Setup of trial 36:
// Pipelined_Processor
module Pipelined_Processor(
input CLK,
input reset,
output [7:0] imem_addr,
input [15:0] imem_data,
output [7:0] dmem_addr,
output [7:0] dmem_wdata,
output dmem_we,
input [7:0] dmem_rdata,
output [7:0] result 
   );
For scale: about 150 flip-flops, roughly 59 I/O pins.
clock: 23.4 ns
lec_check: 0
cap_margin: 20
cell_pad_in_sites_detail_placement: 0
core_margin: 2
core_utilization: 22
gpl_routability_driven: 1
hold_slack_margin: 0.13
setup_slack_margin: 4.26
slew_margin: 20
run.sh (not shown) runs the stock make flow with config.mk's settings and CLKGATE_MAP_FILE=.
Inputs modified between trial 36 and build 20:
diff --git a/flow/config.mk b/flow/config.mk
--- a/flow/config.mk
+++ b/flow/config.mk
@@ -9 +8,0 @@
-export CELL_PAD_IN_SITES_DETAIL_PLACEMENT = 0
@@ -11,4 +10 @@
-export CORE_UTILIZATION = 22
-export GPL_ROUTABILITY_DRIVEN = 1
-export HOLD_SLACK_MARGIN = 0.13
-export SETUP_SLACK_MARGIN = 4.26
+export CORE_UTILIZATION = 20
==> flow/constraint.sdc <==
create_clock -name core_clock -period 13.2 [get_ports {CLK}]
set_input_delay 2.6400 -clock core_clock [delete_from_list [all_inputs] [get_ports {CLK}]]
set_output_delay 2.6400 -clock core_clock [all_outputs]
set_load 0.01 [all_outputs]
--- outcome ---
- Build 20 finished every step from synthesis to the final layout, and the layout passed the timing, DRC and antenna checks.
- [compare] base=trial 36 new=build 20: power of the sequential group has increased, instance count after placement with tap cells included has increased, total routed wire length on the met1 layer has increased, multi-input combinational cell count has remained practically unchanged.

* * *

wip/violet:
Pipelined_Processor again, from the RTL that the note above started with.
==> flow/config.mk <==
export PLATFORM = sky130hd
export DESIGN_NAME = Pipelined_Processor
export DESIGN_NICKNAME = Pipelined_Processor
export VERILOG_FILES = /design/flow/design.v
export SDC_FILE = /design/flow/constraint.sdc
export NUM_CORES = 4
export LEC_CHECK = 0
export ABC_AREA = 0
export CAP_MARGIN = 20
export CORE_MARGIN = 2
export CORE_UTILIZATION = 72
export CTS_CLUSTER_DIAMETER = 400
export CTS_CLUSTER_SIZE = 98
export SLEW_MARGIN = 20
export TNS_END_PERCENT = 15
==> flow/constraint.sdc <==
create_clock -name core_clock -period 10.0 [get_ports {CLK}]
set_input_delay 2.0000 -clock core_clock [delete_from_list [all_inputs] [get_ports {CLK}]]
set_output_delay 2.0000 -clock core_clock [all_outputs]
set_load 0.01 [all_outputs]
wip/violet did not make it past 5_1_grt, where a tool error ended it.
--- input diff wip/violet..wip/fjord ---
# wip/violet
export LEC_CHECK = 0
export ABC_AREA = 0
export CAP_MARGIN = 20
export CORE_MARGIN = 2
export CORE_UTILIZATION = 72
export CTS_CLUSTER_DIAMETER = 400
export CTS_CLUSTER_SIZE = 98
export SLEW_MARGIN = 20
export TNS_END_PERCENT = 15
create_clock -name core_clock -period 10.0 [get_ports {CLK}]
# wip/fjord
export LEC_CHECK = 0
export CAP_MARGIN = 20
export CORE_MARGIN = 2
export CORE_UTILIZATION = 64
export SLEW_MARGIN = 20
export TNS_END_PERCENT = 5
create_clock -name core_clock -period 7.47 [get_ports {CLK}]
Results
- wip/violet never completed; the flow aborted with a tool error in 5_1_grt.
- STATUS run=wip/fjord STAGES=ALL_DONE FINAL_CHECKS=FAILED CAUSE=negative setup slack
- Number of buffers inserted to repair setup after CTS for wip/fjord: 2.9% up relative to wip/violet
- From wip/violet to wip/fjord, post-synthesis register bit count did not move at all.
- Diff wip/fjord..wip/violet | buffer depth of the longest clock path | unchanged
- Per the comparison of wip/fjord with wip/violet, half-perimeter wire length of the detailed placement result lower, global placer's final weighted congestion lower, vertical extent of the die higher, die size higher.
> inputs changed (wip/fjord -> wip/amber)
# wip/fjord
export LEC_CHECK = 0
export CAP_MARGIN = 20
export CORE_MARGIN = 2
export CORE_UTILIZATION = 64
export SLEW_MARGIN = 20
export TNS_END_PERCENT = 5
create_clock -name core_clock -period 7.47 [get_ports {CLK}]
# wip/amber
export LEC_CHECK = 0
export CAP_MARGIN = 20
export CORE_MARGIN = 2
export CORE_UTILIZATION = 71
export CTS_CLUSTER_SIZE = 37
export MAX_ROUTING_LAYER = met4
export SETUP_SLACK_MARGIN = -0.82
export SLEW_MARGIN = 20
create_clock -name core_clock -period 13.6 [get_ports {CLK}]
--- outcome ---
Summary of the comparison: floorplan-stage core utilization is higher in wip/amber, relative to wip/fjord.
Per the comparison of wip/amber with wip/fjord, layout buffering overhead excluding clock cells saw a decrease, total power went down about 56%.
Relative to wip/fjord, setup slack of the critical path after layout has increased by 6.09 ns in wip/amber.
Complete run, failing final checks: wip/amber, reason negative setup slack.
#### Input delta (wip/ember over wip/amber)
# wip/amber
export LEC_CHECK = 0
export CAP_MARGIN = 20
export CORE_MARGIN = 2
export CORE_UTILIZATION = 71
export CTS_CLUSTER_SIZE = 37
export MAX_ROUTING_LAYER = met4
export SETUP_SLACK_MARGIN = -0.82
export SLEW_MARGIN = 20
create_clock -name core_clock -period 13.6 [get_ports {CLK}]
# wip/ember
export LEC_CHECK = 0
export ABC_AREA = 1
export CAP_MARGIN = 20
export CORE_MARGIN = 2
export CORE_UTILIZATION = 58
export CTS_CLUSTER_SIZE = 73
export SLEW_MARGIN = 20
create_clock -name core_clock -period 7.43 [get_ports {CLK}]
## What came out
Area figure in the yosys stat output of wip/ember falls short of that of wip/amber slightly. From the logs: wip/ember reached the end of the flow and failed the layout checks with negative setup slack. Changes observed in wip/ember relative to wip/amber: combined buffer and inverter count along the critical path now sits higher; power dissipated by switching net loads went up about 180%; area of the die went up 3400 µm².

* * *

run A:
Starting RTL as in the previous note.
Design Pipelined_Processor, start of the top module:
module Pipelined_Processor(
input CLK,
input reset,
output [7:0] imem_addr,
input [15:0] imem_data,
output [7:0] dmem_addr,
output [7:0] dmem_wdata,
output dmem_we,
input [7:0] dmem_rdata,
output [7:0] result 
   );
wire pcsrc;
wire [7:0] pcplus1_f;
wire [7:0] pcnext_f;
wire [7:0] pc_f, pc_d;
wire [15:0] instr_f, instr_d;
wire signed [7:0] SrcA_d, SrcA_e;
wire signed [7:0] RD1e, RD2e;  
wire signed [7:0] SrcB ;
wire Zero;
wire [7:0] ALUResult_e, ALUResult_m, ALUResult_w;
wire [3:0] ALUControl_d, ALUControl_e;
wire ALUSrc_d, ALUSrc_e, ResultSrc_e, ResultSrc_d, ResultSrc_m, ResultSrc_w;
wire [7:0] pcplus1_d, pcplus1_e, pcplus1_m, pcplus1_w;
wire [2:0] a1_d, Rs1D, Rs2D;
wire [2:0] Rs1E, Rs2E;
wire [2:0] a1_e, a1_m, a1_w;  
wire [3:0] opcode;
wire [2:0] funct;
wire [7:0] SrcB_reg, SrcB_reg_e, SrcB_reg_m;
wire [7:0] wrtdata;
wire [7:0] read_data_w, read_data_m;
wire MemWrite_d, MemWrite_e, MemWrite_m;
wire regwrite_d, regwrite_e, regwrite_w, regwrite_m;
wire [7:0] ImmExt_d, ImmExt_e;  
wire [1:0] ForwardAE, ForwardBE;
wire stallF, flushD, stallD, flushE;
pc p0(.pcnext(pcnext_f),. reset(reset), .pc(pc_f), .stallF(stallF), .clk(CLK));
assign pcplus1_f = pc_f + 1;
assign imem_addr = pc_f;
assign instr_f = imem_data;
assign opcode = instr_f[15:12];
assign pcnext_f = (opcode == 4'b0101 && Zero) ? (pc_f + ImmExt_d) : 
  (pcsrc) ? ImmExt_d :
                (pc_f + 1);
assign a1_d = instr_f[8:6];   
assign funct = instr_f[11:9];
assign Rs1D = instr_f[5:3];
assign Rs2D = instr_f[2:0];
  Extender e0(.in0(Rs2D), .ImmExt(ImmExt_d));
  ...
Settings: LEC_CHECK=0, CAP_MARGIN=20, CELL_PAD_IN_SITES_GLOBAL_PLACEMENT=0, CORE_ASPECT_RATIO=1.99, CORE_MARGIN=5, CORE_UTILIZATION=58, CTS_CLUSTER_DIAMETER=299, CTS_CLUSTER_SIZE=92, GPL_ROUTABILITY_DRIVEN=1, GPL_TIMING_DRIVEN=1, HOLD_SLACK_MARGIN=-0.02, MAX_ROUTING_LAYER=met5, PLACE_DENSITY=0.41, SLEW_MARGIN=0, TNS_END_PERCENT=10; clock period 14.1 ns.
In summary, run A completed successfully, with a layout that passed the timing, DRC and antenna checks.
### run A -> run B
==> flow/config.mk <==
export PLATFORM = sky130hd
export DESIGN_NAME = Pipelined_Processor
export DESIGN_NICKNAME = Pipelined_Processor
export VERILOG_FILES = /design/flow/design.v
export SDC_FILE = /design/flow/constraint.sdc
export NUM_CORES = 4
export LEC_CHECK = 0
export CAP_MARGIN = 20
export CELL_PAD_IN_SITES_GLOBAL_PLACEMENT = 0
export CORE_MARGIN = 2
export CORE_UTILIZATION = 72
export CTS_CLUSTER_SIZE = 31
export GPL_ROUTABILITY_DRIVEN = 1
export GPL_TIMING_DRIVEN = 1
export HOLD_SLACK_MARGIN = -0.02
export MAX_ROUTING_LAYER = met5
export PLACE_DENSITY = 0.91
export SETUP_SLACK_MARGIN = 1.64
export SLEW_MARGIN = 20
export TNS_END_PERCENT = 75
==> flow/constraint.sdc <==
create_clock -name core_clock -period 11.5 [get_ports {CLK}]
set_input_delay 2.3000 -clock core_clock [delete_from_list [all_inputs] [get_ports {CLK}]]
set_output_delay 2.3000 -clock core_clock [all_outputs]
set_load 0.01 [all_outputs]
--- outcome ---
In the summary table, run B is marked failed, with error GRT-0232 raised in 5_1_grt. Re number of nets at floorplan: no difference whatsoever between run A and run B. Compared to run A, run B has setup fix buffers added after clock tree synthesis 38 higher. Comparing run A with run B, the post-synthesis instance total came out essentially unchanged. Post-placement worst setup slack | run B below run A. The post-placement cell area of run B exceeds that of run A by about 6%. Run B: cell resize tally after clock tree synthesis is 43 higher than what run A reported. Compare run B and run A | die size higher: run A. Run B vs. run A: horizontal die dimension increased about 19%, final RePlAce weighted congestion went down by 0.0058. Run B against run A: HPWL after detailed placement decreased by about 7% relative to the old numbers; number of placement rows decreased by about 38% relative to the old numbers.
Inputs modified between run B and run C:
==> flow/config.mk <==
export PLATFORM = sky130hd
export DESIGN_NAME = Pipelined_Processor
export DESIGN_NICKNAME = Pipelined_Processor
export VERILOG_FILES = /design/flow/design.v
export SDC_FILE = /design/flow/constraint.sdc
export NUM_CORES = 4
export LEC_CHECK = 0
export CAP_MARGIN = 20
export CORE_MARGIN = 2
export CORE_UTILIZATION = 72
export HOLD_SLACK_MARGIN = -0.09
export SLEW_MARGIN = 20
==> flow/constraint.sdc <==
create_clock -name core_clock -period 13.1 [get_ports {CLK}]
set_input_delay 2.6200 -clock core_clock [delete_from_list [all_inputs] [get_ports {CLK}]]
set_output_delay 2.6200 -clock core_clock [all_outputs]
set_load 0.01 [all_outputs]
## What came out
| minimum setup slack after placement | higher: run C |. As far as initial cell density of the core is concerned, run C and run B perform about the same. Weighted congestion reported at the end of routability-driven placement in run C vs run B: up about 0.66%. In run C the implementation ran to completion but is not tape-out ready, as the final checks report capacitance limit, slew limit, setup timing. Run B did not finish: a tool error stopped it during 5_1_grt. Re number of flops mapped to enable cells by yosys: no difference whatsoever between run B and run C. Diff run C..run B | synthesized flop and latch total | unchanged.

* * *

Starting RTL as in the previous note.
==> flow/design.v (excerpt) <==
module Pipelined_Processor(
input CLK,
input reset,
output [7:0] imem_addr,
input [15:0] imem_data,
output [7:0] dmem_addr,
output [7:0] dmem_wdata,
output dmem_we,
input [7:0] dmem_rdata,
output [7:0] result 
   );
Settings: LEC_CHECK=0, CAP_MARGIN=20, CELL_PAD_IN_SITES_GLOBAL_PLACEMENT=0, CORE_MARGIN=2, CORE_UTILIZATION=71, CTS_CLUSTER_DIAMETER=228, CTS_CLUSTER_SIZE=43, GPL_ROUTABILITY_DRIVEN=1, GPL_TIMING_DRIVEN=1, HOLD_SLACK_MARGIN=-0.02, MAX_ROUTING_LAYER=met5, SETUP_SLACK_MARGIN=1.64, SLEW_MARGIN=20, TNS_END_PERCENT=75; clock period 13.4 ns.
The first run ended with an error in 5_1_grt on GRT-0232.
==> next run, changes <==
CORE_MARGIN = 5   (was 2)
CORE_UTILIZATION = 58   (was 71)
CTS_CLUSTER_DIAMETER = 299   (was 228)
CTS_CLUSTER_SIZE = 92   (was 43)
PLACE_DENSITY = 0.41   (was unset)
SETUP_SLACK_MARGIN = unset   (was 1.64)
TNS_END_PERCENT = 10   (was 75)
clock period = 14.1 ns   (was 13.4 ns; I/O delays follow)
What happened: This time the run ran to the end with no violations. Synthesized area is unchanged. Synthesized cell count is unchanged. Die area increases by 32%.
==> next run, changes <==
CORE_MARGIN = 2   (was 5)
CORE_UTILIZATION = 69   (was 58)
CTS_CLUSTER_DIAMETER = unset   (was 299)
CTS_CLUSTER_SIZE = 43   (was 92)
PLACE_DENSITY = unset   (was 0.41)
SETUP_SLACK_MARGIN = 1.64   (was unset)
TNS_END_PERCENT = 75   (was 10)
clock period = 11.5 ns   (was 14.1 ns; I/O delays follow)
With this change the flow completed and failed the layout checks on negative setup slack.
Sequential power goes up by 24%.
Die size went down by 22%.
Wire length grows by 37%.
Final area grows by 12%.
Power came out higher by 65%.
Combinational power climbs by 84%.
Sequential share of layout area decreases by 3.0 points.
Synthesized area does not change.
Utilization increases by 24 points.
Clock power came out higher by 55%.
==> next run, changes <==
CORE_UTILIZATION = 72   (was 69)
CTS_CLUSTER_SIZE = 99   (was 43)
PLACE_DENSITY = 0.67   (was unset)
clock period = 14.1 ns   (was 11.5 ns; I/O delays follow)
What happened:
- This time the run did not get past 5_1_grt on GRT-0232
- synthesized cell count is unchanged
- synthesized area stays the same
- die area goes down by 4.0%

* * *

Setup of build 38:
Starting RTL as in the previous note.
export LEC_CHECK = 0
export CAP_MARGIN = 20
export CELL_PAD_IN_SITES_DETAIL_PLACEMENT = 1
export CELL_PAD_IN_SITES_GLOBAL_PLACEMENT = 2
export CORE_MARGIN = 4
export CORE_UTILIZATION = 40
export GPL_ROUTABILITY_DRIVEN = 0
export GPL_TIMING_DRIVEN = 0
export HOLD_SLACK_MARGIN = 0.05
export MIN_ROUTING_LAYER = met2
export PLACE_DENSITY = 0.37
export SETUP_SLACK_MARGIN = 3.19
export SLEW_MARGIN = 40
export TNS_END_PERCENT = 70
create_clock -name core_clock -period 13.5 [get_ports {CLK}]
Build 38 finished all stages; however, its layout fails the closing checks, the failures being negative setup slack.
diff inputs: build 38 => build 62
==> flow/config.mk <==
export PLATFORM = sky130hd
export DESIGN_NAME = Pipelined_Processor
export DESIGN_NICKNAME = Pipelined_Processor
export VERILOG_FILES = /design/flow/design.v
export SDC_FILE = /design/flow/constraint.sdc
export NUM_CORES = 4
export LEC_CHECK = 0
export ABC_AREA = 1
export CAP_MARGIN = 20
export CELL_PAD_IN_SITES_DETAIL_PLACEMENT = 1
export CELL_PAD_IN_SITES_GLOBAL_PLACEMENT = 1
export CORE_MARGIN = 8
export CORE_UTILIZATION = 40
export CTS_CLUSTER_DIAMETER = 198
export CTS_CLUSTER_SIZE = 35
export MAX_ROUTING_LAYER = met4
export MIN_ROUTING_LAYER = met2
export SLEW_MARGIN = 20
export TNS_END_PERCENT = 5
==> comparison <==
Status for build 38 and build 62: clean finish in build 62 only. What the final checks of build 38 revealed, after a flow that finished every stage, was a layout that fails on negative setup slack. When build 62 is measured against build 38, its post-synthesis area per instance turns out 13% lower. Relative to build 38, relative contribution of sequential cells to total power has increased by 0.2 points in build 62. Compare build 38 and build 62 | fraction of the core area covered by cells at the end of the flow higher: build 38. Looking at number of clock buffers in the layout, build 62 sits 1 lower than build 38 does. The critical path depth reported for build 62 is greater than that of build 38 by 11%. Comparing build 38 and build 62, mux contribution to synthesized area is higher on build 38.
[inputs] build 95 vs build 62
==> flow/config.mk <==
export PLATFORM = sky130hd
export DESIGN_NAME = Pipelined_Processor
export DESIGN_NICKNAME = Pipelined_Processor
export VERILOG_FILES = /design/flow/design.v
export SDC_FILE = /design/flow/constraint.sdc
export NUM_CORES = 4
export LEC_CHECK = 0
export CAP_MARGIN = 20
export CELL_PAD_IN_SITES_DETAIL_PLACEMENT = 1
export CORE_MARGIN = 2
export CORE_UTILIZATION = 40
export CTS_CLUSTER_DIAMETER = 198
export MIN_ROUTING_LAYER = met2
export SLEW_MARGIN = 20
export TNS_END_PERCENT = 10
## What came out
- Completing all stages was not enough for build 95: its layout failed the final checks because of negative setup slack.
- Build 62 and build 95 ended up with nearly the same worst hold margin.
- Build 62 has a lower final design utilization than build 95.
- Of build 62 and build 95, the lower logic gate share of total power belongs to build 62.
- Build 62 was routed with fewer vias than build 95.
- Of build 62 and build 95, build 95 shows the higher sequential share of power, with build 62 below it.
- In build 95, the mapped cell area came out about 1.4% above the value in build 62.
- Post-layout minimum cycle time: build 95 vs build 62 up 1530 ps
- In build 95 relative to build 62, synthesized instance count had gone down by more than 10%.
- Where summed area of non-filler cells in the final layout is concerned, build 62 is better than build 95.
- The area share of xor/xnor cells in the synthesized design number comes out higher for build 95 vs build 62.
The following lists how build 84 was set up differently from build 95:
diff --git a/flow/config.mk b/flow/config.mk
--- a/flow/config.mk
+++ b/flow/config.mk
@@ -7,9 +7,5 @@
 export LEC_CHECK = 0
 export CAP_MARGIN = 20
-export CELL_PAD_IN_SITES_DETAIL_PLACEMENT = 1
 export CORE_MARGIN = 2
 export CORE_UTILIZATION = 40
-export CTS_CLUSTER_DIAMETER = 198
-export MIN_ROUTING_LAYER = met2
 export SLEW_MARGIN = 20
-export TNS_END_PERCENT = 10
Notes after the runs:
- Build 84 did not stop at any stage, and its layout met the timing, DRC and antenna checks.
- Diff build 84 and build 95: total power higher in build 95
- Measured against build 84, the length of routed wiring on met1 of build 95 comes out at 0 times the reference value.
- More vias were needed by build 95 than by build 84.
- On register clock-pin slew on the reported worst setup and hold paths, build 84 and build 95 are basically level.
- From build 95 to build 84 the numbers moved as follows: number of buffers and inverters on the critical path lower; worst voltage drop across the vdd grid lower.
Power and IR drop assume default switching activity.
